File: flow/config.mk
export PLATFORM = sky130hd
export DESIGN_NAME = miniCPU
export DESIGN_NICKNAME = miniCPU
export VERILOG_FILES = /design/flow/design.v
export SDC_FILE = /design/flow/constraint.sdc
export NUM_CORES = 4
export LEC_CHECK = 0
export ABC_AREA = 0
export CAP_MARGIN = 20
export CORE_MARGIN = 2
export CORE_UTILIZATION = 70
export CTS_CLUSTER_SIZE = 28
export MIN_ROUTING_LAYER = met1
export PLACE_DENSITY_LB_ADDON = 0.22
export SETUP_SLACK_MARGIN = 5.0
export SLEW_MARGIN = 20
File: flow/constraint.sdc
create_clock -name core_clock -period 20.3 [get_ports {clk}]
set_input_delay 4.0600 -clock core_clock [delete_from_list [all_inputs] [get_ports {clk}]]
set_output_delay 4.0600 -clock core_clock [all_outputs]
set_load 0.01 [all_outputs]
File: flow/design.v
module aluCPU(
    input [15:0] data1,  
    input [15:0] data2,  
    input [1:0] sel,  
    output reg [15:0] result
); 
    parameter [1:0] 
        SUM = 2'b00,
        SUB = 2'b01,
        MUL = 2'b10;
    reg [31:0] mul_full;  
    always @(*) begin
        case(sel)
            SUM: begin
                result = data1 + data2;
            end
            SUB: begin
                result = data1 - data2;
            end
            MUL: begin
                mul_full = $signed(data1) * $signed(data2);  
                result = mul_full[15:0];  
            end
            default: result = 16'd0;  
        endcase 
    end 
endmodule 
module memoryCPU (
    input clock,
    input reset,  
    input regWrite,               
    input [3:0] write_reg_addr,   
    input [15:0] write_data,      
    input [3:0] read_reg_addr_1, 
    input [3:0] read_reg_addr_2, 
    output [15:0] read_data_1,    
    output [15:0] read_data_2     
);
    reg [15:0] register [0:15];  
    integer i;
    always @ (posedge clock or negedge reset) begin
        if (~reset) begin
            for (i = 0; i < 16; i = i + 1) begin
                register[i] <= 16'd0;
            end
        end
        else if (regWrite) begin   
            register[write_reg_addr] <= write_data;
        end
    end
    assign read_data_1 = register[read_reg_addr_1]; 
    assign read_data_2 = register[read_reg_addr_2];
endmodule
module lcd_controller (
    input clk,
    input reset_n,           
    input rst_n,             
    input start,            
    input [2:0] opcode,     
    input [3:0] reg_idx,    
    input signed [15:0] value, 
    output reg [7:0] lcd_data,
    output reg lcd_rs,      
    output wire lcd_rw,      
    output reg lcd_en,      
    output wire lcd_on,     
    output wire lcd_blon    
);
    assign lcd_rw = 1'b0; 
    assign lcd_on   = (state != STATE_IDLE);
    assign lcd_blon = (state != STATE_IDLE);
    localparam STATE_IDLE = 0, STATE_INIT = 1, STATE_READY = 2, 
               STATE_WRITE_LINE1 = 3, STATE_LINE2_ADDR = 4, STATE_WRITE_LINE2 = 5;
    reg [3:0] state; 
    reg [5:0] char_index; 
    reg [19:0] counter;
    reg wait_flag;
    reg [2:0] op_store;
    reg [3:0] reg_store;
    reg signed [15:0] val_store;
    reg first_boot; 
    reg [15:0] unsigned_val;
    reg is_negative;
    reg [3:0] digit_10000, digit_1000, digit_100, digit_10, digit_1;
    reg prev_reset_n;        
    reg system_active;       
    function [7:0] init_cmds(input [5:0] idx);
        case(idx)
            6'd0: init_cmds = 8'h38;
            6'd1: init_cmds = 8'h38;
            6'd2: init_cmds = 8'h0C;
            6'd3: init_cmds = 8'h01;
            6'd4: init_cmds = 8'h06;
            default: init_cmds = 8'h00;
        endcase
    endfunction
    function [39:0] get_op_string(input [2:0] op);
        case(op)
            3'b000: get_op_string = "LOAD ";
            3'b001: get_op_string = "ADD  ";
            3'b010: get_op_string = "ADDI ";
            3'b011: get_op_string = "SUB  ";
            3'b100: get_op_string = "SUBI ";
            3'b101: get_op_string = "MUL  ";
            3'b110: get_op_string = "CLEAR";
            3'b111: get_op_string = "DPL  ";
            default: get_op_string = "ERR  ";
        endcase
    endfunction
    always @(posedge clk) begin
      if (!rst_n) begin
        system_active <= 0;
        prev_reset_n <= 1;
        state <= STATE_IDLE;
        lcd_en <= 0;
      end else begin
        prev_reset_n <= reset_n;
        if (prev_reset_n == 1'b1 && reset_n == 1'b0) begin
            system_active <= ~system_active; 
        end
        if (system_active == 1'b0) begin
            state <= STATE_IDLE;
            lcd_en <= 0;
            wait_flag <= 0;
            counter <= 0;
            char_index <= 0;
            first_boot <= 1;  
        end 
        else begin
            if (state == STATE_IDLE) begin
                state <= STATE_INIT;
                char_index <= 0;
                wait_flag <= 0;
                first_boot <= 1;
            end
            else if (wait_flag) begin
                if (counter < 20'd2000) begin 
                    counter <= counter + 1;
                    if (counter == 20'd40) lcd_en <= 0; 
                end else begin
                    wait_flag <= 0;
                    counter <= 0;
                end
            end else begin
                case (state)
                    STATE_INIT: begin
                        lcd_rs <= 0;
                        lcd_data <= init_cmds(char_index);
                        lcd_en <= 1; 
                        wait_flag <= 1;
                        if (char_index < 4) 
                            char_index <= char_index + 1;
                        else begin
                            char_index <= 0;
                            op_store <= 3'b000;
                            reg_store <= 4'b0000;
                            val_store <= 16'd0;
                            unsigned_val <= 16'd0;
                            is_negative <= 0;
                            state <= STATE_WRITE_LINE1; 
                        end
                    end
                    STATE_READY: begin
                        if (start) begin
                            op_store <= opcode;
                            reg_store <= reg_idx;
                            val_store <= value;
                            if (value < 0) begin
                                is_negative <= 1;
                                unsigned_val <= -value;
                            end else begin
                                is_negative <= 0;
                                unsigned_val <= value;
                            end
                            lcd_rs <= 0;
                            lcd_data <= 8'h01; 
                            lcd_en <= 1;
                            wait_flag <= 1;
                            state <= STATE_WRITE_LINE1;
                            char_index <= 0;
                        end
                    end
                    STATE_WRITE_LINE1: begin
                        digit_10000 <= (unsigned_val / 10000) % 10;
                        digit_1000  <= (unsigned_val / 1000) % 10;
                        digit_100   <= (unsigned_val / 100) % 10;
                        digit_10    <= (unsigned_val / 10) % 10;
                        digit_1     <= (unsigned_val) % 10;
                        lcd_rs <= 1;
                        lcd_en <= 1;
                        wait_flag <= 1;
                        if (char_index < 5) begin
                            if (first_boot)
                                lcd_data <= " "; 
                            else
                                lcd_data <= get_op_string(op_store) >> (8 * (4 - char_index));
                        end 
                        else begin
                            if (op_store == 3'b110 && !first_boot) begin
                                lcd_data <= " ";
                            end else begin
                                if (char_index == 5) lcd_data <= " ";
                                else if (char_index == 6) lcd_data <= "[";
                                else if (char_index >= 7 && char_index <= 10) 
                                    lcd_data <= reg_store[10 - char_index] ? "1" : "0";
                                else if (char_index == 11) lcd_data <= "]";
                            end
                        end
                        if (char_index < 11)
                            char_index <= char_index + 1;
                        else begin
                            char_index <= 0;
                            if (op_store == 3'b110 && !first_boot) begin
                                state <= STATE_READY;
                            end else begin
                                state <= STATE_LINE2_ADDR;
                            end
                        end
                    end
                    STATE_LINE2_ADDR: begin
                        lcd_rs <= 0;
                        lcd_data <= 8'hC0;
                        lcd_en <= 1;
                        wait_flag <= 1;
                        state <= STATE_WRITE_LINE2;
                    end
                    STATE_WRITE_LINE2: begin
                        lcd_rs <= 1;
                        lcd_en <= 1;
                        wait_flag <= 1;
                        case(char_index)
                            0: lcd_data <= is_negative ? "-" : "+";
                            1: lcd_data <= 8'h30 + digit_10000;
                            2: lcd_data <= 8'h30 + digit_1000;
                            3: lcd_data <= 8'h30 + digit_100;
                            4: lcd_data <= 8'h30 + digit_10;
                            5: lcd_data <= 8'h30 + digit_1;
                        endcase
                        if (char_index < 5)
                            char_index <= char_index + 1;
                        else begin
                            first_boot <= 0;
                            state <= STATE_READY;
                        end
                    end
                endcase
            end
        end
      end
    end
endmodule
module miniCPU (
    input [17:0] switches,  
    input ligar,       
    input enviar,      
    input clk,         
    input rst_n,       
    output [7:0] LCD_DATA,
    output LCD_RS,
    output LCD_RW,
    output LCD_EN,
    output LCD_ON,
    output LCD_BLON
);
    wire [2:0] opcode = switches [17:15];
    wire [3:0] reg_dest = switches [14:11];
    wire [3:0] reg_input1 = switches[10:7];
    wire [3:0] reg_input2 = switches [6:3];
    wire signal = switches[6];
    wire [15:0] imediato_module = {10'd0, switches[5:0]};
    wire [15:0] imediato = (signal) ? (-imediato_module) : imediato_module;
    wire [15:0] mem_read_data1;
    wire [15:0] mem_read_data2;
    wire [15:0] alu_result;
    reg write_enable;
    reg [15:0] mem_write;
    reg [1:0] alu_selector;
    reg [15:0] alu_input_2;
    reg soft_reset; 
    wire memory_reset_signal = ligar & ~soft_reset;  
    parameter [2:0] LOAD = 3'b000, ADD = 3'b001, ADDI = 3'b010, SUB = 3'b011,
                    SUBI = 3'b100, MUL = 3'b101, CLEAR = 3'b110, DISPLAY = 3'b111;                   
    memoryCPU Memo (
        .clock(clk),
        .reset(memory_reset_signal),
        .regWrite(write_enable),
        .write_reg_addr(reg_dest),
        .write_data(mem_write),
        .read_reg_addr_1(reg_input1),
        .read_reg_addr_2(reg_input2),
        .read_data_1(mem_read_data1),
        .read_data_2(mem_read_data2)
    );
    aluCPU ALU (
        .data1(mem_read_data1),
        .data2(alu_input_2),
        .sel(alu_selector),
        .result(alu_result)
    );
    reg lcd_start_signal;
    reg [15:0] lcd_value_reg;
    reg [3:0] lcd_reg_idx;
    wire [3:0] current_lcd_reg_idx = (opcode == DISPLAY) ? reg_input1 : reg_dest;
    reg [15:0] current_lcd_value;
    lcd_controller LCD (
        .clk(clk),
        .reset_n(ligar),
        .rst_n(rst_n),
        .start(lcd_start_signal),
        .opcode(opcode),
        .reg_idx(lcd_reg_idx),   
        .value(lcd_value_reg),  
        .lcd_data(LCD_DATA),
        .lcd_rs(LCD_RS),
        .lcd_rw(LCD_RW),
        .lcd_en(LCD_EN),
        .lcd_on(LCD_ON),
        .lcd_blon(LCD_BLON)
    );
    always @(*) begin
        if (opcode == LOAD)
            current_lcd_value = imediato;
        else if (opcode == DISPLAY)
            current_lcd_value = mem_read_data1;
        else
            current_lcd_value = alu_result;
    end
    reg [2:0] state;
    parameter [2:0] IDLE = 3'd0, EXECUTE = 3'd1, WRITE = 3'd2, WAIT_RELEASE = 3'd3;                 
    always @(posedge clk or negedge ligar) begin 
        if (~ligar) begin
            state <= IDLE;
            write_enable <= 0;
            soft_reset <= 0;
            lcd_start_signal <= 0;
        end
        else begin
            case(state)
                IDLE: begin  
                    write_enable <= 0;
                    soft_reset <= 0;
                    lcd_start_signal <= 0;  
                    if (!enviar) begin
                        state <= EXECUTE;
                    end
                end
                EXECUTE: begin  
                    state <= WRITE;
                end
                WRITE: begin  
                    lcd_start_signal <= 1;  
                    if (opcode == CLEAR) begin
                        soft_reset <= 1;
                        write_enable <= 0;
                    end
                    else if (opcode != DISPLAY) begin
                        write_enable <= 1;
                    end
                    state <= WAIT_RELEASE;
                end
                WAIT_RELEASE: begin  
                    write_enable <= 0;  
                    soft_reset <= 0;  
                    lcd_start_signal <= 0;  
                    if (enviar) begin  
                        state <= IDLE;  
                    end
                end
            endcase
        end
    end
    always @(posedge clk) begin
        if (state == EXECUTE) begin
            case(opcode)
                ADD: begin alu_selector <= 2'b00; alu_input_2 <= mem_read_data2; end
                ADDI: begin alu_selector <= 2'b00; alu_input_2 <= imediato; end
                SUB: begin alu_selector <= 2'b01; alu_input_2 <= mem_read_data2; end
                SUBI: begin alu_selector <= 2'b01; alu_input_2 <= imediato; end
                MUL: begin alu_selector <= 2'b10; alu_input_2 <= imediato; end
                default: begin alu_selector <= 2'b00; alu_input_2 <= 16'd0; end
            endcase
        end
        if (state == WRITE) begin
            lcd_reg_idx <= current_lcd_reg_idx;
            lcd_value_reg <= current_lcd_value;
            if (opcode != CLEAR && opcode != DISPLAY) begin
                if (opcode == LOAD)
                    mem_write <= imediato;
                else
                    mem_write <= alu_result;
            end
        end
    end
endmodule
File: flow/run.sh
#!/bin/bash
# the make line also repeats each setting of config.mk as NAME=value (left out here)
make -C /OpenROAD-flow-scripts/flow DESIGN_CONFIG=/design/flow/config.mk WORK_HOME=/design/flow/orfs CLKGATE_MAP_FILE= finish
==> results of run 1 <==
-- metal layers --
| layer | vias up | global-route usage (%) | part of all wire (%) |
|---|---|---|---|
| met5 | - | 0.184 | 0.041 |
| met4 | 8 | 28.2 | 7.7 |
| met3 | 759 | 14.1 | 13 |
| met2 | 2696 | 70.3 | 44 |
| met1 | 15800 | 55.3 | 35 |
| li1 | 14300 | - | - |
-- final cells by class --
| cell class | count | area [um^2] | share of cell area, % |
|---|---|---|---|
| clock buffers | 55 | 1200 | 3.20 |
| inverters | 175 | 657 | 1.75 |
| repair buffers | 102 | 881 | 2.34 |
| diodes | 2 | 5.00 | 0.0133 |
| well taps | 672 | 841 | 2.24 |
| clock inverters | 23 | 385 | 1.03 |
| multi-input cells | 3054 | 22500 | 59.9 |
| flip-flops and latches | 422 | 11100 | 29.6 |
-- stage by stage --
stage	hold slack [ns]	power [mW]	cell area [um^2]	std cells
final	0.477	4.02	37600	4505
after floorplan	0.427	2.55	35100	3901
after global placement	0.443	2.96	35900	4423
after detailed placement	0.451	3.05	35900	4423
after global routing	0.505	4.22	37600	4503
after CTS	0.478	3.95	37500	4501
==> impl.org, run 1 <==
* Flow results

** STA
- Final cycle utilization of the critical path :: 59.1%
- Max frequency :: 83.3 MHz
- Slew Limit Headroom :: 17.1%
- Fin worst setup slack :: 8.30 ns
- For the final database, setup skew stands at 0.0335 ns.
- Count of pins over their slew limit :: 0
- Tightest Pin Transition :: 1.24 ns
- RSZ-0062 raised after global routing :: no
- Endpoints failing hold :: 0
- Per the finish-stage timing summary, setup violations number 0.
- After routing, the total negative slack on setup checks comes to 0 ns.
- Crit path time final :: 12.00 ns

** Floorplanning
- Per the OpenROAD floorplan log, the height of the die is 228 um.
- The floorplan step records an initial core utilization of 70.5%.
- The core region is 0.0498 mm^2.
- From left edge to right edge, the die measures 228 um.
- Std-Cell Rows :: 82
- The die covers 0.0519 mm^2.
- I/O pins :: 35

** Synthesis
- nand2_1 is the most common cell in the netlist.
- And-or/or-and share of the synthesized area :: 23.7%
- The number of different library cells used by synthesis comes to 121.
- Dividing the synthesized area by the synthesized cell count gives 9.01 um^2.
- The mapped netlist covers 0.0351 mm^2.
- Cell count after synthesis :: 3892
- Fraction of post-synthesis cell area in the top cell type by area :: 18.7%
- Ranking of synthesized cells by area :: dfrtp_1 (19%), edfxtp_1 (11%), mux2_2 (8.5%)
- Mux share :: 9.52%
- The synthesis stat section lists a flop and latch total of 422.
- Yosys chip area :: 0.0351 mm^2
- The commonest register cell is dfrtp_1.
- Per the synthesis report, the adder-cell share of the synthesized area is 8.88%.
- Prevailing logic family in the synthesized netlist :: AND-OR/OR-AND gates
- Summed over all instances, the cell type with the most area after synthesis is dfrtp_1.
- The post-synth count of flops with an enable pin is 134.
- Number of cell instances after yosys synthesis :: 3892
- Ranked by instance count, the synthesized netlist is headed by nand2_1 (306), nor2_1 (276), mux2_2 (266), dfrtp_1 (262), a21oi_1 (218).
- XORs/XNORs by Area :: 4.51%
- Area fraction in and, or, nand and nor cells :: 16.9%
- Yosys Warn Count :: 5
- Share of flip-flops with an asynchronous set or reset after synthesis :: 62.3%
- Sequential share of the synthesized area :: 31.7%

** Flow run
- Number of OpenROAD warnings :: 41
- Number of maximum-capacitance constraint violations :: 0

** Detailed routing
- Detailed router's first-iteration violation count :: 5015
- Per the post-route antenna check, the number of violating nets is 0.
- DRC Markers :: 0
- DR vias/cell :: 7.47
- Initial DRT Pass Iterations :: 14
- The script logs the mean routed wire length per placed instance as 26.8 um.
- Final wirelength :: 121000 um
- Detailed-route via count :: 33.6k

** Global routing
- Largest net degree at the start of global routing :: 188
- The first global-routing pass estimated 186000 um of wire.
- Total global-route track usage over all layers is 45.3%.
- The via count of the first global-routing pass was 33.2k.
- GR Overflow Total :: 0
- Number of antenna violations at the first check in global routing :: 4

** Place
- Per the post-place timing report, worst setup slack is 8.39 ns.
- Number of buffers inserted by port buffering :: 33
- Routability Congestion :: 1.02
- Post-detail-place hpwl :: 80500 um

** CTS
- Clock tree synthesis inserted a total of 44 buffers.
- The post-CTS hold buffer count recorded in the log is 0.
- Largest buffer count on any clock path :: 3
- In this run the number of H-tree levels came out at 2.
- Insertion delay at the late pin of the worst-skew pair :: 0.63 ns
- The cell sitting at the root of the clock tree is a clkbuf_16.
- TritonCTS built the clock tree.
- After clock tree synthesis, the setup repair step added 0 buffers.
- After clock tree synthesis, the repair step resized 0 gates.
- Number of sinks handled by clock tree synthesis :: 422
- After clock tree synthesis, the clock-pin slew on the worst setup and hold paths is 0.07 ns.

** Worst setup path
- Biggest cell delay along the critical path :: 0.94 ns
- Data arrival, critical path :: 12.33 ns
- Crit. End Element :: register
- The setup path with the least slack is of type reg -> reg.
- Max fanout on the critical path was recorded as 39.
- The slowest stage of the critical path is the nor2_1 cell.
- Tracing the worst setup path back leads to its startpoint at LCD.unsigned_val[13]$_SDFFCE_PN0P_.
- Startpoint type of the worst setup path :: register
- The number of cells on the worst reg-to-reg path is 31.
- The most numerous cell type found on the critical path is a21oi_1.
- Setup slack on the worst reg-to-reg path comes out at 8.30 ns.
- Broken down by cell family, the worst path's largest delay share belongs to simple AND/OR/NAND/NOR gates.
- Required time of the critical path :: 20.63 ns
- Buffers and inverters on the worst path :: 2
- Startpoint of the worst-slack reg-to-reg timing path :: LCD.unsigned_val[13]$_SDFFCE_PN0P_
- In this run the number of cells on the critical path is 31.
- End of the worst register-to-register path :: LCD.digit_10[3]$_DFFE_PP_
- In this run the worst setup path terminates at LCD.digit_10[3]$_DFFE_PP_.

** Layout
- According to the finish report, the design has a final net count of 4008.
- Cells fill 75.5% of the core in the end.
- Fill cells in the final layout number 3453.
- Area growth, synth to finish :: 7.15%

** Worst hold path
- Type of the tightest min-delay check :: reg -> reg
- Terminating pin of the worst hold path :: LCD.lcd_en$_SDFFE_PN0P_
- Counting instances, the worst hold path has a depth of 2.
- The worst hold path begins at LCD.lcd_en$_SDFFE_PN0P_.

** Pwr
- The script extracted a net switching power of 1.61 mW.
- Per report_power, the sequential group accounts for 33.7% of the total.
- The power report lists the clock group at 0.898 mW.
- Per the power-grid run, VDD falls by no more than 0.000166 V.
- Portion of total power attributed to combinational logic :: 44.0%
- Largest power group :: combinational logic
- The internal power of the cells totals 2.41 mW.
- The switching portion of total power comes to 40.1%.
- Comb. pwr :: 1.77 mW
- The flow reported a cell area power density of 107 mW/mm^2.
- The clock network burns 22.3% of the power.
- Sequential cells consume a total of 1.35 mW.
- The leakage component of the power was reported as 15.5 nW.

** Run status
- Result of the run :: timing/DRC/antenna clean
==> run 2, diff against run 1 <==
ABC_AREA = 1   (was 0)
CORE_UTILIZATION = 69   (was 70)
CTS_CLUSTER_DIAMETER = 351   (was unset)
CTS_CLUSTER_SIZE = 35   (was 28)
MIN_ROUTING_LAYER = unset   (was met1)
PLACE_DENSITY_LB_ADDON = unset   (was 0.22)
SETUP_SLACK_MARGIN = -0.61   (was 5.0)
clock period = 7.83 ns   (was 20.3 ns; I/O delays follow)
==> impl.org, run 2 <==
#+TITLE: Physical design notes

** Synthesis
- Cell count after synthesis :: 4825 (was 3892)
- Yosys top cell by instances :: nand2_1 (unchanged)
- The number of enable flip-flop cells was 134 (unchanged).
- Prevailing logic family in the synthesized netlist :: simple AND/OR/NAND/NOR gates (was AND-OR/OR-AND gates)
- Cell types with the highest counts after synthesis: nand2_1 (1265), inv_1 (662), nor2_1 (485), o21ai_0 (454), dfrtp_1 (262) (was nand2_1 (306), nor2_1 (276), mux2_2 (266), dfrtp_1 (262), a21oi_1 (218)).
- The xor-xnor portion of the synthesized cell area was 3.33% (was 4.51%).
- And-or/or-and share of the synthesized area :: 15.5% (was 23.7%)
- Area fraction in and, or, nand and nor cells :: 29.5% (was 16.9%)
- Fraction of post-synthesis cell area in the top cell type by area :: 19.2% (was 18.7%)
- Yosys chip area :: 0.0341 mm^2 (was 0.0351 mm^2)
- Cell taking the most area after synthesis :: dfrtp_1 (unchanged)
- The most instantiated flip-flop cell in the synthesis netlist was dfrtp_1 (unchanged).
- The number of library cell types mapped by synthesis was 80 (was 121).
- Post-Synth Adder-Cell Area :: 8.61% (was 8.88%)
- The flop and latch count out of synthesis came to 422 (unchanged).
- Mux share :: 0.0293% (was 9.52%)
- Ranking of synthesized cells by area: dfrtp_1 (19%), nand2_1 (14%), edfxtp_1 (12%) (was dfrtp_1 (19%), edfxtp_1 (11%), mux2_2 (8.5%)).
- The total cells reported by yosys after synthesis is 4825 (was 3892).
- The average cell area after synthesis is 7.08 um^2 (was 9.01 um^2).
- The sequential area share after synthesis came to 32.5% (was 31.7%).
- Area of the mapped netlist :: 0.0341 mm^2 (was 0.0351 mm^2)
- Share of flip-flops with an asynchronous set or reset after synthesis :: 62.3% (unchanged)
- Yosys Warn Count :: 5 (unchanged)

** Floorplanning
- The initial core utilization was 69.9% (was 70.5%).
- The I/O pin count came to 35 (unchanged).
- Die X-Extent :: 226 um (was 228 um)
- Std-Cell Rows :: 81 (was 82)
- Core region area :: 0.0488 mm^2 (was 0.0498 mm^2)
- The overall chip area was 0.0513 mm^2 (was 0.0519 mm^2).
- Vertical extent of the die :: 226 um (was 228 um)

** Place
- Area after detailed placement :: 0.0388 mm^2 (was 0.0359 mm^2)
- Cell total after placement :: 5933 (was 4423)
- The final weighted congestion of routability-driven global placement came to 1.09 (was 1.02).
- Post-detail-place hpwl :: 90300 um (was 80500 um)
- The tally of buffers added on design ports came to 33 (unchanged).

** Global routing
- Total GRT Usage :: 79.2%
- GR Overflow Total :: 275

** CTS
- The number of sinks on the clock net is 422 (unchanged).
- The number of buffers between clock root and the deepest sink is 3 (unchanged).
- Root Driver :: clkbuf_16 (unchanged)
- The CTS H-tree depth is 1 (was 2).
- The hold-fix buffer count after cts is 0 (unchanged).
- Number of buffers created by CTS :: 16 (was 44)

** Run status
- Stage where the run ended :: global routing (5_1_grt)
- The tool reported: "[ERROR GRT-0232] Routing congestion too high. Check the congestion heatmap in the GUI".
- Result of the run :: did not finish (was timing/DRC/antenna clean)
==> run 2: per-stage QoR <==
stage          worst slack, ns  total power [mW]
3_5_place_dp             -1.77              6.75
3_3_place_gp             -1.42              6.48
2_1_floorplan           -0.541              5.10
4_1_cts                 -0.608              7.90
==> run 2: repair_timing <==
item / CTS
gates cloned: 1
endpoints found under the setup margin: 14
resized: 89
buffers inserted: 27
pin swaps: 42
==> run 2: metal layers <==
layer,GRT usage [%],GRT overflow
met1,79.8,30
met2,93.7,136
met3,66.8,34
met4,73.4,71
met5,48.6,4
==> run 3, diff against run 2 <==
ABC_AREA = unset   (was 1)
CAP_MARGIN = 15   (was 20)
CORE_UTILIZATION = 66   (was 69)
CTS_CLUSTER_DIAMETER = unset   (was 351)
CTS_CLUSTER_SIZE = unset   (was 35)
SETUP_SLACK_MARGIN = -0.87   (was -0.61)
TNS_END_PERCENT = 95   (was unset)
clock period = 15.9 ns   (was 7.83 ns; I/O delays follow)
==> impl.org, run 3 <==
* Flow results

** Detailed routing
- Before antenna repair, the detailed router went through 14 iterations.
- Antenna fix cells :: 0
- WL/cell :: 26.5 um
- DRC Markers :: 0
- Remaining antenna violation count :: 0
- Per the detail_route report, the via count comes to 33.3k.
- DR vias/cell :: 7.36
- Final wirelength :: 120000 um
- Detailed-route iteration 0 reported a violation count of 4236.

** CTS
- Post-CTS Setup Repair Bufs :: 0 (was 27)
- Largest buffer count on any clock path :: 3 (unchanged)
- Insertion delay at the late pin of the worst-skew pair :: 0.59 ns
- The CTS H-tree depth was 2 (was 1).
- Root Driver :: clkbuf_16 (unchanged)
- TritonCTS built the clock tree.
- Hold buffer count at CTS :: 0 (unchanged)
- Number of resized instances in the post-cts repair step :: 0 (was 89)
- The number of sinks on the clock net came to 422 (unchanged).
- Number of buffers created by CTS :: 42 (was 16)
- Clock transition at the registers of the reported paths :: 0.07 ns

** Synthesis
- Most common reg cell :: dfrtp_1 (unchanged)
- The sequential area share after synthesis came to 31.7% (was 32.5%).
- Area fraction in and, or, nand and nor cells :: 16.9% (was 29.5%)
- Yosys top cell by instances :: nand2_1 (unchanged)
- The flop and latch count out of synthesis came to 422 (unchanged).
- Mean Syn Cell Area :: 9.01 um^2 (was 7.08 um^2)
- Ranking of synthesized cells by area :: dfrtp_1 (19%), edfxtp_1 (11%), mux2_2 (8.5%) (was dfrtp_1 (19%), nand2_1 (14%), edfxtp_1 (12%))
- The top cell type's share of synthesized area was 18.7% (was 19.2%).
- Cell taking the most area after synthesis :: dfrtp_1 (unchanged)
- The fraction of the mapped netlist area in adder cells is 8.88% (was 8.61%).
- The post-synth design cell area is 0.0351 mm^2 (was 0.0341 mm^2).
- Prevailing logic family in the synthesized netlist :: AND-OR/OR-AND gates (was simple AND/OR/NAND/NOR gates)
- Mux share :: 9.52% (was 0.0293%)
- The number of warnings reported in the yosys synthesis log is 5 (unchanged).
- The total cells reported by yosys after synthesis is 3892 (was 4825).
- The number of library cell types mapped by synthesis is 121 (was 80).
- Share of flip-flops with an asynchronous set or reset after synthesis :: 62.3% (unchanged)
- Cell count after synthesis :: 3892 (was 4825)
- Cell types with the highest counts after synthesis: nand2_1 (306), nor2_1 (276), mux2_2 (266), dfrtp_1 (262), a21oi_1 (218) (was nand2_1 (1265), inv_1 (662), nor2_1 (485), o21ai_0 (454), dfrtp_1 (262)).
- And-or/or-and share of the synthesized area :: 23.7% (was 15.5%)
- The xor-xnor portion of the synthesized cell area came to 4.51% (was 3.33%).
- Flip-flops with a built-in enable :: 134 (unchanged)
- The area figure in the yosys stat output came to 0.0351 mm^2 (was 0.0341 mm^2).

** Pwr
- Switching portion of total power :: 40.2%
- Reported clock group power :: 1.03 mW
- Largest power group :: combinational logic
- Clock network fraction of design power :: 20.7%
- IR analysis of the VDD net gives a maximum drop of 0.000186 V.
- The internal power of the cells totals 2.98 mW.
- For the combinational group, total power comes out at 2.25 mW.
- The power report puts the leakage power at 15.5 nW.
- The power report puts the net switching power at 2.00 mW.
- Sequential-cell power consumption :: 1.70 mW
- Dividing total power by cell area gives a power density of 133 mW/mm^2.
- The share of total power dissipated in sequential elements is 34.1%.
- Per report_power, the combinational group accounts for 45.1% of the total.

** Layout
- Between the synthesized netlist and the finished layout, the area growth was recorded as 6.77%.
- Leaving out buffers and inverters, the combinational logic in the layout accounts for 0.0225 mm^2.
- Register area :: 0.0111 mm^2
- After the last flow step, the layout net total stands at 4012.
- Fill cells in the final layout number 3934.
- Once layout is complete, the utilization of the core stands at 71.2%.

** STA
- Max frequency :: 85.4 MHz
- The slew check shows that the tightest pin keeps a relative margin of 13.8%.
- Tightest Pin Transition :: 1.29 ns
- Final cycle utilization of the critical path :: 73.6%
- RSZ-0062 raised after global routing :: no
- In the final report, the number of endpoints failing setup comes to 0.
- Clock skew on the completed layout was measured at 0.0507 ns.
- Endpoints failing hold :: 0
- Count of pins over their slew limit :: 0
- The worst path meets setup with 4.20 ns of slack.
- Crit path time final :: 11.70 ns
- Setup TNS Final :: 0 ns

** Worst hold path
- Hold-critical path depth :: 2
- The endpoint of the worst hold path is reported as LCD.lcd_en$_SDFFE_PN0P_.
- Launch instance of the worst min-delay path :: LCD.lcd_en$_SDFFE_PN0P_
- The most critical min-delay path falls under reg -> reg.

** Place
- Post-detail-place hpwl :: 80100 um (was 90300 um)
- The tally of buffers added on design ports is 33 (unchanged).
- The final weighted congestion of routability-driven global placement is 0.991 (was 1.09).
- Setup WS pre-CTS :: 4.78 ns (was -1.77 ns)

** Global routing
- Global routing finished with a remaining overflow of 0.
- Global routing used 42.9% of the available tracks across all layers.
- The initial antenna violation count came to 0.
- The via count of the first global-routing pass is 32.2k.
- Largest net degree at the start of global routing :: 174
- The first global-routing pass estimated 183000 um of wire.

** Worst setup path
- The longest incremental delay of any stage on the critical path is reported as 0.81 ns.
- The timing report lists the critical path depth as 34 cells.
- Looking at the reg2reg group, the worst path starts from LCD.unsigned_val[13]$_SDFFCE_PN0P_.
- Launching element of the worst setup path :: LCD.unsigned_val[13]$_SDFFCE_PN0P_
- Critical path peak fanout :: 39
- Required time of the critical path :: 16.22 ns
- The worst-case reg-to-reg setup slack stands at 4.20 ns.
- STA classifies the critical path startpoint as a register.
- Destination of the critical timing path :: LCD.digit_10[3]$_DFFE_PP_
- By startpoint and endpoint, the worst setup path is classified as reg -> reg.
- The script reports the combined buffer and inverter count of the critical path as 3.
- The worst register-to-register path ends at LCD.digit_10[3]$_DFFE_PP_.
- Data arrival, critical path :: 12.02 ns
- Largest delay share family, worst path :: AND-OR/OR-AND gates
- Worst-path cell with the longest stage delay :: a211oi_1
- Crit. End Element :: register
- FF-to-FF path depth :: 34

** Floorplanning
- Vertical extent of the die :: 234 um (was 226 um)
- The row count came to 84 (was 81).
- I/O pins :: 35 (unchanged)
- Die X-Extent :: 234 um (was 226 um)
- Fp util :: 66.7% (was 69.9%)
- The overall chip area came to 0.0550 mm^2 (was 0.0513 mm^2).
- Core region area :: 0.0526 mm^2 (was 0.0488 mm^2)

** Flow run
- The run reported a max-capacitance violation count of 0.
- Across all stage logs, warnings added up to 42.

** Run status
- Result of the run :: timing/DRC/antenna clean (was did not finish)
-- run 3: area by class of cell --
class | instances | area share, %
multi-input combinational | 3054 | 60.0
sequential | 422 | 29.7
clock buffer | 58 | 3.36
timing repair buffer | 108 | 2.43
tap | 688 | 2.30
inverter | 175 | 1.76
clock inverter | 17 | 0.445
-- run 3: routing by layer --
layer	wire (um)	track usage (%)
met5	55	0
met1	44200	53.5
met2	53700	68.1
met4	8230	24.5
met3	13700	10.9
-- run 3: stage by stage --
step	instance area, um^2	power (mW)	hold slack [ns]	instances
final	37400	4.98	0.483	4522
after global routing	37400	5.28	0.494	4522
after CTS	37400	4.92	0.483	4522
after detailed placement	36000	3.88	0.475	4447
after global placement	36000	3.78	0.454	4447
after floorplan	35100	3.26	0.427	3901
==> run 4, diff against run 3 <==
ABC_AREA = 1   (was unset)
CAP_MARGIN = 35   (was 15)
CELL_PAD_IN_SITES_DETAIL_PLACEMENT = 2   (was unset)
CELL_PAD_IN_SITES_GLOBAL_PLACEMENT = 1   (was unset)
CORE_UTILIZATION = 71   (was 66)
CTS_CLUSTER_DIAMETER = 185   (was unset)
GPL_ROUTABILITY_DRIVEN = 0   (was unset)
MIN_ROUTING_LAYER = met2   (was unset)
PLACE_DENSITY = 0.47   (was unset)
SETUP_SLACK_MARGIN = 0.58   (was -0.87)
SLEW_MARGIN = 25   (was 20)
TNS_END_PERCENT = 5   (was 95)
clock period = 20.0 ns   (was 15.9 ns; I/O delays follow)
==> impl.org, run 4 <==
#+TITLE: Physical design notes

** Floorplanning
- The width of the die came to 223 um (was 234 um).
- Std-Cell Rows :: 80 (was 84)
- Vertical extent of the die :: 223 um (was 234 um)
- The initial core utilization came to 71.7% (was 66.7%).
- The total core area was 0.0476 mm^2 (was 0.0526 mm^2).
- The overall chip area was 0.0499 mm^2 (was 0.0550 mm^2).

** Run status
- Tool error :: [ERROR GPL-0301] Utilization 113.324 % exceeds 100%.
- Result of the run :: did not finish (was timing/DRC/antenna clean)
- The flow stopped in global placement without I/O (3_1_place_gp_skip_io).

** Synthesis
- The number of library cell types mapped by synthesis came to 80 (was 121).
- Cell count after synthesis :: 4825 (was 3892)
- Cell types with the highest counts after synthesis :: nand2_1 (1265), inv_1 (662), nor2_1 (485), o21ai_0 (454), dfrtp_1 (262) (was nand2_1 (306), nor2_1 (276), mux2_2 (266), dfrtp_1 (262), a21oi_1 (218))
- The sequential area share after synthesis is 32.5% (was 31.7%).
- The cell type with the largest total area after synthesis was dfrtp_1 (unchanged).
- Yosys top cell by instances :: nand2_1 (unchanged)
- The fraction of the mapped netlist area in adder cells was 8.61% (was 8.88%).
- Most common reg cell :: dfrtp_1 (unchanged)
- Area fraction in and, or, nand and nor cells :: 29.5% (was 16.9%)
- The flop and latch count out of synthesis was 422 (unchanged).
- Ranking of synthesized cells by area: dfrtp_1 (19%), nand2_1 (14%), edfxtp_1 (12%) (was dfrtp_1 (19%), edfxtp_1 (11%), mux2_2 (8.5%)).
- The xor-xnor portion of the synthesized cell area is 3.33% (was 4.51%).
- The post-synth design cell area came to 0.0341 mm^2 (was 0.0351 mm^2).
- Yosys chip area :: 0.0341 mm^2 (was 0.0351 mm^2)
- Mean Syn Cell Area :: 7.08 um^2 (was 9.01 um^2)
- The number of warnings reported in the yosys synthesis log came to 5 (unchanged).
- Share of flip-flops with an asynchronous set or reset after synthesis :: 62.3% (unchanged)
- The area fraction in compound gates after synthesis is 15.5% (was 23.7%).
- Number of cell instances after yosys synthesis :: 4825 (was 3892)
- The biggest combinational cell group after synthesis is simple AND/OR/NAND/NOR gates (was AND-OR/OR-AND gates).
- Mux share :: 0.0293% (was 9.52%)
- The top cell type's share of synthesized area came to 19.2% (was 18.7%).
- The number of enable flip-flop cells came to 134 (unchanged).
==> run 5, diff against run 4 <==
ABC_AREA = unset   (was 1)
CAP_MARGIN = 20   (was 35)
CELL_PAD_IN_SITES_DETAIL_PLACEMENT = unset   (was 2)
CELL_PAD_IN_SITES_GLOBAL_PLACEMENT = unset   (was 1)
CORE_UTILIZATION = 72   (was 71)
CTS_CLUSTER_DIAMETER = unset   (was 185)
MIN_ROUTING_LAYER = unset   (was met2)
PLACE_DENSITY = 0.42   (was 0.47)
SETUP_SLACK_MARGIN = unset   (was 0.58)
SLEW_MARGIN = 20   (was 25)
TNS_END_PERCENT = unset   (was 5)
clock period = 8.14 ns   (was 20.0 ns; I/O delays follow)
==> impl.org, run 5 <==
#+TITLE: Physical design notes

** Run status
- Result of the run: did not finish (unchanged).
- Tool error :: [ERROR GRT-0232] Routing congestion too high. Check the congestion heatmap in the GUI. (was [ERROR GPL-0301] Utilization 113.324 % exceeds 100%.)
- The stage where the run ended is global routing (5_1_grt) (was global placement without I/O (3_1_place_gp_skip_io)).

** Synthesis
- The fraction of the mapped netlist area in adder cells was 8.88% (was 8.61%).
- Count of different cell masters after synthesis :: 121 (was 80)
- The xor-xnor portion of the synthesized cell area is 4.51% (was 3.33%).
- The biggest combinational cell group after synthesis is AND-OR/OR-AND gates (was simple AND/OR/NAND/NOR gates).
- The area figure in the yosys stat output came to 0.0351 mm^2 (was 0.0341 mm^2).
- Number of cell instances after yosys synthesis :: 3892 (was 4825)
- Area of the mapped netlist :: 0.0351 mm^2 (was 0.0341 mm^2)
- Cell types with the highest counts after synthesis: nand2_1 (306), nor2_1 (276), mux2_2 (266), dfrtp_1 (262), a21oi_1 (218) (was nand2_1 (1265), inv_1 (662), nor2_1 (485), o21ai_0 (454), dfrtp_1 (262)).
- Cell taking the most area after synthesis :: dfrtp_1 (unchanged)
- Flip-flops with a built-in enable :: 134 (unchanged)
- The multiplexer fraction of the synthesized cell area was 9.52% (was 0.0293%).
- Fraction of post-synthesis cell area in the top cell type by area :: 18.7% (was 19.2%)
- Most common reg cell :: dfrtp_1 (unchanged)
- Ranking of synthesized cells by area :: dfrtp_1 (19%), edfxtp_1 (11%), mux2_2 (8.5%) (was dfrtp_1 (19%), nand2_1 (14%), edfxtp_1 (12%))
- Yosys top cell by instances :: nand2_1 (unchanged)
- Area fraction in and, or, nand and nor cells :: 16.9% (was 29.5%)
- The number of warnings reported in the yosys synthesis log came to 5 (unchanged).
- The instance count of the mapped netlist is 3892 (was 4825).
- The share of synthesized registers carrying an async set or reset is 62.3% (unchanged).
- Flip-flop and latch count after synthesis :: 422 (unchanged)
- Mean Syn Cell Area :: 9.01 um^2 (was 7.08 um^2)
- The sequential area share after synthesis is 31.7% (was 32.5%).
- And-or/or-and share of the synthesized area :: 23.7% (was 15.5%)

** Floorplanning
- The initial core utilization was 73.1% (was 71.7%).
- The row count was 80 (unchanged).
- The overall chip area is 0.0505 mm^2 (was 0.0499 mm^2).
- I/O pins :: 35
- Vertical extent of the die :: 225 um (was 223 um)
- Core region area :: 0.0479 mm^2 (was 0.0476 mm^2)
- The width of the die came to 225 um (was 223 um).

** Place
- In this run the tool buffered the top-level ports with 33 buffer cells.
- The wire-length estimate of the detail-placed layout is 93800 um.

** CTS
- Number of sinks handled by clock tree synthesis :: 422
- H-tree lvl count :: 2
- The post-CTS hold buffer count recorded in the log is 0.
- The CTS report gives the tree buffer count as 42.
- Largest buffer count on any clock path :: 3
- Root Driver :: clkbuf_16

** Global routing
- The total overflow left after global routing is 28.
- Total global-route track usage over all layers is 75.9%.
-- run 5: what timing repair did --
item	CTS
buffers inserted	76
setup endpoints to repair	22
gates resized	238
pin swaps	82
cloned	0
-- run 5: routing by layer --
layer  overflow  GRT usage [%]
met1          0           77.1
met2         11           92.7
met3          0           61.2
met4         17           71.1
met5          0           29.1
-- run 5: stage by stage --
step                instance area, um^2  hold slack [ns]  utilization, %  setup WS, ns  cells
CTS                               44000            0.501            91.8        -0.485   5120
detailed placement                40800            0.467            85.2         -1.01   4970
global placement                  40800            0.456            85.2        -0.878   4970
floorplan                         35600            0.427               -        -0.290   3901
==> run 6, diff against run 5 <==
ABC_AREA = 1   (was unset)
CTS_CLUSTER_SIZE = 99   (was unset)
GPL_ROUTABILITY_DRIVEN = unset   (was 0)
PLACE_DENSITY = unset   (was 0.42)
clock period = 13.9 ns   (was 8.14 ns; I/O delays follow)
==> impl.org, run 6 <==
* Flow results

** Synthesis
- Cell types with the highest counts after synthesis: nand2_1 (1265), inv_1 (662), nor2_1 (485), o21ai_0 (454), dfrtp_1 (262) (was nand2_1 (306), nor2_1 (276), mux2_2 (266), dfrtp_1 (262), a21oi_1 (218)).
- The fraction of the mapped netlist area in adder cells was 8.61% (was 8.88%).
- Yosys top cell by instances :: nand2_1 (unchanged)
- The multiplexer fraction of the synthesized cell area came to 0.0293% (was 9.52%).
- The area figure in the yosys stat output is 0.0341 mm^2 (was 0.0351 mm^2).
- Prevailing logic family in the synthesized netlist :: simple AND/OR/NAND/NOR gates (was AND-OR/OR-AND gates)
- Number of cell instances after yosys synthesis :: 4825 (was 3892)
- XORs/XNORs by Area :: 3.33% (was 4.51%)
- Area fraction in and, or, nand and nor cells :: 29.5% (was 16.9%)
- Flip-flop and latch count after synthesis :: 422 (unchanged)
- Share of flip-flops with an asynchronous set or reset after synthesis :: 62.3% (unchanged)
- And-or/or-and share of the synthesized area :: 15.5% (was 23.7%)
- Mean Syn Cell Area :: 7.08 um^2 (was 9.01 um^2)
- Flip-flops with a built-in enable :: 134 (unchanged)
- Cell count after synthesis :: 4825 (was 3892)
- The top cell type's share of synthesized area came to 19.2% (was 18.7%).
- Area of the mapped netlist :: 0.0341 mm^2 (was 0.0351 mm^2)
- The cell type with the largest total area after synthesis is dfrtp_1 (unchanged).
- Yosys Warn Count :: 5 (unchanged)
- Most common reg cell :: dfrtp_1 (unchanged)
- The sequential area share after synthesis came to 32.5% (was 31.7%).
- Ranking of synthesized cells by area: dfrtp_1 (19%), nand2_1 (14%), edfxtp_1 (12%) (was dfrtp_1 (19%), edfxtp_1 (11%), mux2_2 (8.5%)).
- The number of library cell types mapped by synthesis was 80 (was 121).

** Worst setup path
- Tracing the worst setup path back leads to its startpoint at LCD.unsigned_val[15]$_SDFFCE_PN0P_.
- All stages included, the depth of the critical timing path comes to 54.
- Biggest cell delay along the critical path :: 0.78 ns
- Critical path peak fanout :: 51
- Largest delay share family, worst path :: simple AND/OR/NAND/NOR gates
- Startpoint-to-endpoint class of the critical path :: reg -> reg
- FF-to-FF setup slack :: 2.50 ns
- Logic depth along the worst register-to-register path is recorded as 54.
- The data required time reported for the critical path is 14.15 ns.
- STA classifies the critical path endpoint as a register.
- Startpoint of the worst-slack reg-to-reg timing path :: LCD.unsigned_val[15]$_SDFFCE_PN0P_
- STA classifies the critical path startpoint as a register.
- In this run the worst setup path terminates at LCD.digit_10[3]$_DFFE_PP_.
- The OpenROAD report gives the critical path a data arrival time of 11.64 ns.
- End of the worst register-to-register path :: LCD.digit_10[3]$_DFFE_PP_
- Among all stages on the critical path, the largest delay is contributed by edfxtp_1.
- Buffers and inverters on the worst path :: 5
- Dominant cell type by count on the critical path :: nand2_1

** Layout
- Area growth, synth to finish :: 6.37%
- The final layout report lists a filler cell count of 3389.
- The finished layout reports a core utilization of 77.8%.
- Layout Nets :: 5005
- Once layout is complete, the cells apart from fillers number 5436.

** Detailed routing
- Detailed routing placed a total of 14600 um of wire on met3.
- DR vias/cell :: 6.36
- DRC Markers :: 0
- Detailed-routing wirelength on met1 :: 40800 um
- Routed length on met2 :: 49000 um
- Summing over every cut layer, the via total after detailed routing is 34.6k.
- WL/cell :: 20.6 um
- Remaining antenna violation count :: 0
- The iteration count recorded for the first detailed-route pass is 19.
- Top routing layer in use :: met5
- Final wirelength :: 112000 um
- Antenna fix cells :: 0
- Detailed router's first-iteration violation count :: 4652

** CTS
- Clock transition at the registers of the reported paths :: 0.07 ns
- Hold buffer count at CTS :: 0 (unchanged)
- Number of resized instances in the post-cts repair step :: 0 (was 238)
- The clock reaches the later pin of the worst-skew pair after 0.58 ns.
- Number of buffers created by CTS :: 42 (unchanged)
- The clock tree root buffer cell was clkbuf_16 (unchanged).
- H-tree lvl count :: 2 (unchanged)
- Number of sinks handled by clock tree synthesis :: 422 (unchanged)
- TritonCTS built the clock tree.
- The buffers inserted during post-CTS setup optimization is 0 (was 76).
- The number of buffers between clock root and the deepest sink was 3 (unchanged).

** Pwr
- Net Sw Power :: 1.93 mW
- Comb. pwr :: 1.81 mW
- The analysis reports a worst IR drop on VDD of 0.000239 V.
- Switching portion of total power :: 40.7%
- Sum of internal, switching and leakage power :: 4.74 mW
- Portion of total power attributed to combinational logic :: 38.2%
- Static power due to leakage :: 17.6 nW
- Sequential group share of total power :: 36.2%
- The clock network burns 25.6% of the power.
- Looking at the group totals, the largest power group turns out to be combinational logic.
- Sequential-cell power consumption :: 1.71 mW
- Clock network power for this build is 1.21 mW.
- The flow reported a cell area power density of 130 mW/mm^2.
- Internal power comes to 2.81 mW.

** Floorplanning
- The height of the chip came to 222 um (was 225 um).
- Die X-Extent :: 222 um (was 225 um)
- Die footprint :: 0.0492 mm^2 (was 0.0505 mm^2)
- The row count was 79 (was 80).
- I/O pins :: 35 (unchanged)
- The initial core utilization is 73.2% (was 73.1%).
- Core region area :: 0.0467 mm^2 (was 0.0479 mm^2)

** Place
- The instance count after placement with tap cells included is 5356 (was 4970).
- The detailed placer's ending HPWL was 81900 um (was 93800 um).
- Routability Congestion :: 1.05
- The tally of buffers added on design ports was 33 (unchanged).

** STA
- Looking at the max-slew report, the worst-margin pin has a slew of 1.27 ns.
- Adding up every negative setup slack in the final design gives 0 ns.
- Count of pins over their slew limit :: 0
- From the final report, the count of setup violators was given as 0.
- Per the final timing report, the hold violations number 0.
- Across all hold checks on the routed design, the worst slack comes to 0.483 ns.
- Slew Limit Headroom :: 14.4%
- Max frequency :: 87.7 MHz
- Post-route period utilization is reported as 82.0%.
- Setup repair after global routing left no endpoint under its margin.
- Crit path time final :: 11.40 ns
- Between clock sinks in the finished design, the worst skew comes to 0.0239 ns.

** Worst hold path
- Hold-critical path depth :: 2
- The worst hold path terminates at state[2]$_DFF_PN0_.
- For the worst min-delay path, the startpoint reported by OpenROAD is state[0]$_DFF_PN1_.
- The most critical min-delay path falls under reg -> reg.

** Run status
- Result of the run :: timing/DRC/antenna clean (was did not finish)

** Global routing
- The initial antenna violation count is 2.
- GR Overflow Total :: 0
- The first global-routing pass estimated 175000 um of wire.
- The via count of the first global-routing pass was 32.9k.
- Entering global routing, the biggest net connects 185 pins.
- The global routing report lists combined usage of all routing layers as 45.0%.

** Flow run
- Number of maximum-capacitance constraint violations :: 0
- Number of OpenROAD warnings :: 42
==> run 6: layout make-up <==
cell class	instances	area, um^2	area share, %
clock buffer	56	1210	3.32
multi-input combinational	3511	19500	53.8
timing repair buffer	66	613	1.69
clock inverter	21	246	0.679
tap	607	759	2.09
inverter	753	2840	7.81
sequential	422	11100	30.6
==> run 6: through the flow <==
stage | instance area, um^2 | worst slack [ns]
final | 36300 | 2.50
after global routing | 36300 | 1.49
after CTS | 36200 | 2.67
after detailed placement | 34800 | 2.33
after global placement | 34800 | 2.48
after floorplan | 34200 | 1.86
==> run 6: layer usage <==
| layer | GRT usage (%) | vias to the layer above |
|---|---|---|
| li1 | - | 15700 |
| met1 | 56.6 | 15800 |
| met2 | 70.0 | 2479 |
| met3 | 12.4 | 570 |
| met4 | 26.5 | 4 |
| met5 | 0 | - |
==> run 7, diff against run 6 <==
ABC_AREA = unset   (was 1)
CORE_UTILIZATION = 63   (was 72)
CTS_CLUSTER_SIZE = unset   (was 99)
clock period = 8.37 ns   (was 13.9 ns; I/O delays follow)
==> impl.org, run 7 <==
* Flow results

** Worst setup path
- Crit. End Element :: register (unchanged)
- End of the worst register-to-register path :: LCD.digit_10[3]$_DFFE_PP_ (unchanged)
- The type of the setup path with the least slack is reg -> reg (unchanged).
- Largest delay share family, worst path :: AND-OR/OR-AND gates (was simple AND/OR/NAND/NOR gates)
- The largest stage delay on the critical path came to 0.80 ns (was 0.78 ns).
- The required time reported for the critical path endpoint was 8.70 ns (was 14.15 ns).
- Startpoint type of the worst setup path :: register (unchanged)
- The endpoint arrival time on the critical path came to 9.32 ns (was 11.64 ns).
- FF-to-FF path depth :: 34 (was 54)
- The critical-path maximum fanout came to 4 (was 51).
- The standard cell with the maximum stage delay on the critical path was a311oi_1 (was edfxtp_1).
- FF-to-FF setup slack :: -0.62 ns (was 2.50 ns)
- The source of the critical timing path was LCD.unsigned_val[14]$_SDFFCE_PN0P_ (was LCD.unsigned_val[15]$_SDFFCE_PN0P_).
- The reg-to-reg critical path startpoint is LCD.unsigned_val[14]$_SDFFCE_PN0P_ (was LCD.unsigned_val[15]$_SDFFCE_PN0P_).
- Buffers and inverters on the worst path :: 5 (unchanged)
- Destination of the critical timing path :: LCD.digit_10[3]$_DFFE_PP_ (unchanged)
- Depth of the critical timing path with buffers and inverters included :: 34 (was 54)

** Floorplanning
- Die footprint :: 0.0575 mm^2 (was 0.0492 mm^2)
- The total core area was 0.0551 mm^2 (was 0.0467 mm^2).
- The row count was 86 (was 79).
- The width of the die is 240 um (was 222 um).
- The height of the chip came to 240 um (was 222 um).
- Fp util :: 63.6% (was 73.2%)
- I/O pins :: 35 (unchanged)

** STA
- The summed negative setup slack over all endpoints was -3.35 ns (was 0 ns).
- The number of hold violations in the final report is 0 (unchanged).
- Count of pins over their slew limit :: 0 (unchanged)
- RSZ-0062 raised after global routing: yes (was no).
- The number of setup violations in the final report is 9 (was 0).
- The clock period minus final worst setup slack is 8.99 ns (was 11.40 ns).
- Tightest Pin Transition :: 1.20 ns (was 1.27 ns)
- Max frequency :: 111 MHz (was 87.7 MHz)
- Worst clock skew on the final layout :: 0.0372 ns (was 0.0239 ns)
- Fin worst setup slack :: -0.625 ns (was 2.50 ns)
- The max-slew headroom at the worst pin came to 19.9% (was 14.4%).
- The final critical-path share of the clock period is 107% (was 82.0%).

** Synthesis
- Number of cell instances after yosys synthesis :: 3892 (was 4825)
- The xor-xnor portion of the synthesized cell area is 4.51% (was 3.33%).
- Cell taking the most area after synthesis :: dfrtp_1 (unchanged)
- Post-Synth Adder-Cell Area :: 8.88% (was 8.61%)
- Share of flip-flops with an asynchronous set or reset after synthesis :: 62.3% (unchanged)
- And-or/or-and share of the synthesized area :: 23.7% (was 15.5%)
- The biggest combinational cell group after synthesis is AND-OR/OR-AND gates (was simple AND/OR/NAND/NOR gates).
- The average cell area after synthesis came to 9.01 um^2 (was 7.08 um^2).
- Most common reg cell :: dfrtp_1 (unchanged)
- The flop and latch count out of synthesis came to 422 (unchanged).
- The multiplexer fraction of the synthesized cell area was 9.52% (was 0.0293%).
- Fraction of post-synthesis cell area in the top cell type by area :: 18.7% (was 19.2%)
- The number of enable flip-flop cells came to 134 (unchanged).
- Cell types with the highest counts after synthesis: nand2_1 (306), nor2_1 (276), mux2_2 (266), dfrtp_1 (262), a21oi_1 (218) (was nand2_1 (1265), inv_1 (662), nor2_1 (485), o21ai_0 (454), dfrtp_1 (262)).
- Ranking of synthesized cells by area :: dfrtp_1 (19%), edfxtp_1 (11%), mux2_2 (8.5%) (was dfrtp_1 (19%), nand2_1 (14%), edfxtp_1 (12%))
- The area figure in the yosys stat output came to 0.0351 mm^2 (was 0.0341 mm^2).
- Area fraction in and, or, nand and nor cells :: 16.9% (was 29.5%)
- The sequential area share after synthesis is 31.7% (was 32.5%).
- The instance count of the mapped netlist was 3892 (was 4825).
- Yosys top cell by instances :: nand2_1 (unchanged)
- The post-synth design cell area was 0.0351 mm^2 (was 0.0341 mm^2).
- Count of different cell masters after synthesis :: 121 (was 80)
- The number of warnings reported in the yosys synthesis log is 5 (unchanged).

** Detailed routing
- The number of design-rule violations left by the first detailed-router iteration is 5209 (was 4652).
- Remaining antenna violation count :: 0 (unchanged)
- DR vias/cell :: 7.10 (was 6.36)
- The total number of vias is 37.5k (was 34.6k).
- DRC Markers :: 0 (unchanged)
- WL/cell :: 26.5 um (was 20.6 um)
- Initial DRT Pass Iterations :: 8 (was 19)
- The final wirelength was 140000 um (was 112000 um).
- The antenna cell count came to 0 (unchanged).

** Pwr
- The power in combinational cells came to 5.40 mW (was 1.81 mW).
- The total chip power was 10.5 mW (was 4.74 mW).
- Maximum VDD drop :: 0.000341 V (was 0.000239 V)
- Static power due to leakage :: 19.5 nW (was 17.6 nW)
- The group drawing the most power was combinational logic (unchanged).
- The part of the total power dissipated in combinational logic is 51.4% (was 38.2%).
- The share of total power consumed by net switching came to 40.1% (was 40.7%).
- Clock network fraction of design power :: 18.1% (was 25.6%)
- The power density over the cells was 234 mW/mm^2 (was 130 mW/mm^2).
- Net Sw Power :: 4.22 mW (was 1.93 mW)
- The power in the clock group is 1.91 mW (was 1.21 mW).
- The fraction of power consumed by sequential logic came to 30.5% (was 36.2%).
- Internal power :: 6.30 mW (was 2.81 mW)
- The sequential power is 3.21 mW (was 1.71 mW).

** Layout
- Number of standard cells in the layout, taps in and fillers out :: 5285 (was 5436)
- The design area was 0.0450 mm^2 (was 0.0363 mm^2).
- The layout net count came to 4712 (was 5005).
- The area added between synthesis and finish is 28.4% (was 6.37%).

** Place
- The tally of buffers added on design ports is 33 (unchanged).
- Area after detailed placement :: 0.0408 mm^2 (was 0.0348 mm^2)
- Cell total after placement :: 5092 (was 5356)
- Routability Congestion :: 1.03 (was 1.05)
- The detailed placer's ending HPWL is 94600 um (was 81900 um).

** CTS
- The clock tree root buffer cell is clkbuf_16 (unchanged).
- Hold buffer count at CTS :: 0 (unchanged)
- Clock tree from TritonCTS :: yes (unchanged)
- The number of buffers between clock root and the deepest sink is 3 (unchanged).
- Insertion delay at the late pin of the worst-skew pair :: 0.60 ns (was 0.58 ns)
- Number of buffers created by CTS :: 42 (unchanged)
- The CTS H-tree depth came to 2 (unchanged).
- The clock transition at the registers of the reported paths is 0.06 ns (was 0.07 ns).
- Number of sinks handled by clock tree synthesis :: 422 (unchanged)

** Global routing
- Via count of the first global-routing pass :: 36.3k (was 32.9k)
- The initial antenna violation count was 3 (was 2).
- The global-route congestion overflow total came to 0 (unchanged).
- Largest net degree at the start of global routing :: 158 (was 185)
- The all-layer global routing usage came to 46.6% (was 45.0%).
- Global-route wire length before repair :: 207000 um (was 175000 um)

** Flow run
- Number of maximum-capacitance constraint violations :: 0 (unchanged)
- Number of OpenROAD warnings :: 45 (was 42)

** Run status
- The reasons given for failing layout checks are setup timing.
- Result of the run: complete, but fails checks (was timing/DRC/antenna clean).

** Worst hold path
- The class of the tightest hold or removal check is reg -> async (was reg -> reg).
==> run 7: stage by stage <==
stage          util (%)  setup WS, ns  hold WS [ns]
2_1_floorplan         -        -0.129         0.427
3_3_place_gp       74.0        -0.573         0.419
3_5_place_dp       74.1        -0.720         0.418
4_1_cts            79.2       -0.0746         0.432
5_1_grt            81.7        -0.735         0.472
6_report           81.7        -0.625         0.429
==> run 7: metal layers <==
layer  up-vias  track usage, %  wire length, um
met5         -           0.433               47
met4         6            24.3             9920
met3       939            13.9            19300
met2      3020            71.2            60400
met1     17800            59.8            50500
li1      15800               -                -
==> run 7: area by class of cell <==
cell class	count	area (um^2)
clock inverters	19	180
inverters	175	657
clock buffers	59	1180
fillers	3318	10100
multi-input cells	3054	24400
well taps	748	936
flip-flops and latches	422	11100
repair buffers	808	6560
==> run 7: repair_timing <==
action | 4_1_cts | 5_1_grt
setup buffers | 56 | 57
pin swaps | 74 | 108
cloned | 2 | 0
gates resized | 201 | 195
setup endpoints to repair | 14 | 21
==> run 8, diff against run 7 <==
CAP_MARGIN = 0   (was 20)
CORE_UTILIZATION = 72   (was 63)
PLACE_DENSITY = 0.65   (was unset)
==> impl.org, run 8 <==
#+TITLE: Physical design notes

** Synthesis
- Number of cell instances after yosys synthesis :: 3892 (unchanged)
- Count of different cell masters after synthesis :: 121 (unchanged)
- Cell types with the highest counts after synthesis: nand2_1 (306), nor2_1 (276), mux2_2 (266), dfrtp_1 (262), a21oi_1 (218) (unchanged).
- The xor-xnor portion of the synthesized cell area came to 4.51% (unchanged).
- Cell count after synthesis :: 3892 (unchanged)
- The share of synthesized registers carrying an async set or reset was 62.3% (unchanged).
- The post-synth design cell area was 0.0351 mm^2 (unchanged).
- Mean Syn Cell Area :: 9.01 um^2 (unchanged)
- Prevailing logic family in the synthesized netlist :: AND-OR/OR-AND gates (unchanged)
- Sequential share of the synthesized area :: 31.7% (unchanged)
- The area fraction in compound gates after synthesis was 23.7% (unchanged).
- Area fraction in and, or, nand and nor cells :: 16.9% (unchanged)
- Most common reg cell :: dfrtp_1 (unchanged)
- Post-Synth Adder-Cell Area :: 8.88% (unchanged)
- Flip-flops with a built-in enable :: 134 (unchanged)
- The cell type with the largest total area after synthesis is dfrtp_1 (unchanged).
- Yosys top cell by instances :: nand2_1 (unchanged)
- Yosys chip area :: 0.0351 mm^2 (unchanged)
- Ranking of synthesized cells by area :: dfrtp_1 (19%), edfxtp_1 (11%), mux2_2 (8.5%) (unchanged)
- Mux share :: 9.52% (unchanged)
- The number of warnings reported in the yosys synthesis log is 5 (unchanged).
- Flip-flop and latch count after synthesis :: 422 (unchanged)
- The top cell type's share of synthesized area came to 18.7% (unchanged).

** Place
- The pre-CTS setup slack came to -0.922 ns (was -0.720 ns).
- The instance count after placement with tap cells included was 4910 (was 5092).
- Number of buffers inserted by port buffering :: 33 (unchanged)
- Routability Congestion :: 1.09 (was 1.03)
- The standard cell area after detailed placement was 0.0402 mm^2 (was 0.0408 mm^2).
- The detailed placer's ending HPWL is 92200 um (was 94600 um).

** Floorplanning
- The total core area came to 0.0479 mm^2 (was 0.0551 mm^2).
- Die footprint :: 0.0505 mm^2 (was 0.0575 mm^2)
- The width of the die was 225 um (was 240 um).
- The height of the chip came to 225 um (was 240 um).
- I/O pins :: 35 (unchanged)
- The row count came to 80 (was 86).
- The initial core utilization is 73.1% (was 63.6%).

** Run status
- The stage where the run came to a stop is clock tree synthesis (4_1_cts).
- Result of the run :: did not finish (was complete, but fails checks)
- The tool reported: "[ERROR DPL-0033] detailed placement checks failed during check placement".
run 8: per-stage QoR:
stage	TNS [ns]	util, %
after global placement	-8.45	83.8
after floorplan	-0.129	-
after detailed placement	-13.26	83.8
==> run 9, diff against run 8 <==
ABC_AREA = 1   (was unset)
CAP_MARGIN = 40   (was 0)
CTS_CLUSTER_DIAMETER = 106   (was unset)
CTS_CLUSTER_SIZE = 15   (was unset)
PLACE_DENSITY = unset   (was 0.65)
PLACE_DENSITY_LB_ADDON = 0.05   (was unset)
SETUP_SLACK_MARGIN = -0.87   (was unset)
TNS_END_PERCENT = 95   (was unset)
clock period = 13.8 ns   (was 8.37 ns; I/O delays follow)
==> impl.org, run 9 <==
* Flow results

** Run status
- Result of the run: timing/DRC/antenna clean (was did not finish).

** Synthesis
- Count of different cell masters after synthesis :: 80 (was 121)
- And-or/or-and share of the synthesized area :: 15.5% (was 23.7%)
- Post-Synth Adder-Cell Area :: 8.61% (was 8.88%)
- Cell types with the highest counts after synthesis :: nand2_1 (1265), inv_1 (662), nor2_1 (485), o21ai_0 (454), dfrtp_1 (262) (was nand2_1 (306), nor2_1 (276), mux2_2 (266), dfrtp_1 (262), a21oi_1 (218))
- The area fraction in and, or, nand and nor cells after synthesis was 29.5% (was 16.9%).
- The most frequent cell after synthesis is nand2_1 (unchanged).
- The post-synth design cell area was 0.0341 mm^2 (was 0.0351 mm^2).
- Flip-flops with a built-in enable :: 134 (unchanged)
- The top cell type's share of synthesized area was 19.2% (was 18.7%).
- The biggest combinational cell group after synthesis is simple AND/OR/NAND/NOR gates (was AND-OR/OR-AND gates).
- Yosys chip area :: 0.0341 mm^2 (was 0.0351 mm^2)
- Flip-flop and latch count after synthesis :: 422 (unchanged)
- Cell count after synthesis :: 4825 (was 3892)
- XORs/XNORs by Area :: 3.33% (was 4.51%)
- The most instantiated flip-flop cell in the synthesis netlist was dfrtp_1 (unchanged).
- The sequential area share after synthesis came to 32.5% (was 31.7%).
- Ranking of synthesized cells by area :: dfrtp_1 (19%), nand2_1 (14%), edfxtp_1 (12%) (was dfrtp_1 (19%), edfxtp_1 (11%), mux2_2 (8.5%))
- The multiplexer fraction of the synthesized cell area is 0.0293% (was 9.52%).
- Cell taking the most area after synthesis :: dfrtp_1 (unchanged)
- The total cells reported by yosys after synthesis came to 4825 (was 3892).
- The number of warnings reported in the yosys synthesis log came to 5 (unchanged).
- The share of synthesized registers carrying an async set or reset came to 62.3% (unchanged).
- Mean Syn Cell Area :: 7.08 um^2 (was 9.01 um^2)

** CTS
- Number of sinks handled by clock tree synthesis :: 422
- In the CTS report, the clock slew at the register clock pins of the worst setup and hold paths is listed as 0.07 ns.
- Buffers inserted during clock tree synthesis total 34.
- In this run the clock root is driven by a clkbuf_16.
- Number of resized instances in the post-cts repair step :: 0
- For the worst-skew pair, the clock arrives at the later sink with an insertion delay of 0.57 ns.
- Largest buffer count on any clock path :: 3
- Once the clock tree was built, the setup fixing pass inserted 0 buffers.
- The H-tree generated during clock tree synthesis spans 2 levels.
- Hold buffer count at CTS :: 0
- Clock tree from TritonCTS :: yes

** Worst setup path
- Looking at the critical path, the highest net fanout was 17.
- The critical path endpoint has a required time of 14.10 ns.
- Data arrival, critical path :: 11.47 ns
- Startpoint type of the worst setup path :: primary input
- By instance count, the cell type seen most on the critical path is nor2_1.
- Per the timing report, the most critical flop-to-flop path finishes at LCD.digit_10[1]$_DFFE_PP_.
- Crit. End Element :: register
- For this run, the slowest stage of the critical path takes 0.72 ns.
- Largest delay share family, worst path :: adder cells
- The worst register-to-register path has a depth of 56.
- Together, buffers and inverters on the worst path number 9.
- According to the timing report, the critical path is launched from switches[8].
- The capture point of the critical path was reported as lcd_value_reg[15]$_DFFE_PP_.
- The setup check on the worst reg-to-reg path leaves a slack of 2.68 ns.
- Startpoint-to-endpoint class of the critical path :: in -> reg
- Per the OpenROAD timing report, the critical path contains 37 cells.
- Startpoint of the worst-slack reg-to-reg timing path :: LCD.unsigned_val[13]$_SDFFCE_PN0P_
- Worst-path cell with the longest stage delay :: o22ai_1

** Pwr
- Maximum VDD drop :: 0.000145 V
- Comb. pwr :: 1.79 mW
- Net Sw Power :: 1.82 mW
- P per Cell Area :: 122 mW/mm^2
- Switching portion of total power :: 41.1%
- Sequential-cell power consumption :: 1.70 mW
- Portion of total power attributed to combinational logic :: 40.3%
- The design draws 4.43 mW.
- The power report attributes to the clock group a share of 21.3%.
- Internal power :: 2.61 mW
- Reported clock group power :: 0.943 mW
- Largest power group :: combinational logic
- The flow reports that sequential cells draw 38.4% of the design power.
- The leakage power in the latest report is 17.6 nW.

** Place
- Post-detail-place hpwl :: 80700 um (was 92200 um)
- Cell total after placement :: 5379 (was 4910)
- Routability Congestion :: 1.04 (was 1.09)
- The standard cell area after detailed placement was 0.0351 mm^2 (was 0.0402 mm^2).
- The tally of buffers added on design ports came to 33 (unchanged).

** Flow run
- Number of maximum-capacitance constraint violations :: 0
- Number of OpenROAD warnings :: 40

** Layout
- At the end of the flow, the number of nets in the layout was 5025.
- The count of cells in the finished layout, fillers not included, comes to 5443.
- Final cell area excluding filler cells :: 0.0362 mm^2
- The area growth from synthesis to layout is 6.01%.
- Leaving out buffers and inverters, the combinational logic in the layout accounts for 0.0195 mm^2.
- The layout has 3468 filler cells.
- Across the whole layout, storage elements account for 0.0111 mm^2.

** Floorplanning
- Vertical extent of the die :: 222 um (was 225 um)
- I/O pins :: 35 (unchanged)
- The overall chip area came to 0.0492 mm^2 (was 0.0505 mm^2).
- The initial core utilization is 73.2% (was 73.1%).
- The total core area was 0.0467 mm^2 (was 0.0479 mm^2).
- Die X-Extent :: 222 um (was 225 um)
- The row count came to 79 (was 80).

** Detailed routing
- Final wirelength :: 108000 um
- Detailed router's first-iteration violation count :: 4341
- Initial DRT Pass Iterations :: 17
- WL/cell :: 19.8 um
- Per the detail_route report, DRC violations left total 0.
- DR vias/cell :: 6.31
- Nets still carrying antenna violations after routing amount to 0.
- Detailed-route via count :: 34.3k
- Antenna fix cells :: 0

** STA
- Hold timing on the final database bottoms out at a slack of 0.474 ns.
- Measured against its own limit, the worst slew margin works out to 37.4%.
- Hold-check failures listed in the final report amount to 0.
- Count of pins over their slew limit :: 0
- Setup TNS Final :: 0 ns
- RSZ-0062 raised after global routing :: no
- Max frequency :: 89.5 MHz
- The transition time recorded at the tightest slew-check pin is 0.938 ns.
- Crit path time final :: 11.17 ns
- Post-route period utilization is reported as 81.0%.
- The end-of-flow timing check tallies setup violations at 0.
- Worst clock skew on the final layout :: 0.0282 ns

** Global routing
- The first global-routing pass estimated 171000 um of wire.
- Number of antenna violations at the first check in global routing :: 2
- Total GRT Usage :: 43.5%
- GR Overflow Total :: 0
- Largest net degree at the start of global routing :: 184
- Via count of the first global-routing pass :: 32.3k

** Worst hold path
- Type of the tightest min-delay check :: reg -> async
## run 9: metrics by stage
step	util, %	setup WS (ns)
after floorplan	-	1.78
after global placement	74.6	2.40
after detailed placement	75.3	2.06
after CTS	77.4	2.61
after global routing	77.6	1.43
final	77.6	2.63
## run 9: routing by layer
layer	track usage (%)	up-vias	part of all wire (%)
met5	0	-	0.021
met4	24.1	4	6.3
met3	9.81	503	12
met2	68.8	2252	45
met1	55.7	15800	37
li1	-	15800	-
## run 9: cell type report
cell class                 instances  share of cell area, %
clock buffer                      51                   2.53
clock inverter                     5                  0.221
inverter                         753                   7.84
multi-input combinational       3511                   53.9
sequential                       422                   30.7
tap                              607                   2.10
timing repair buffer              94                   2.72
No activity file was given, so power comes from the tool's default toggle rates.
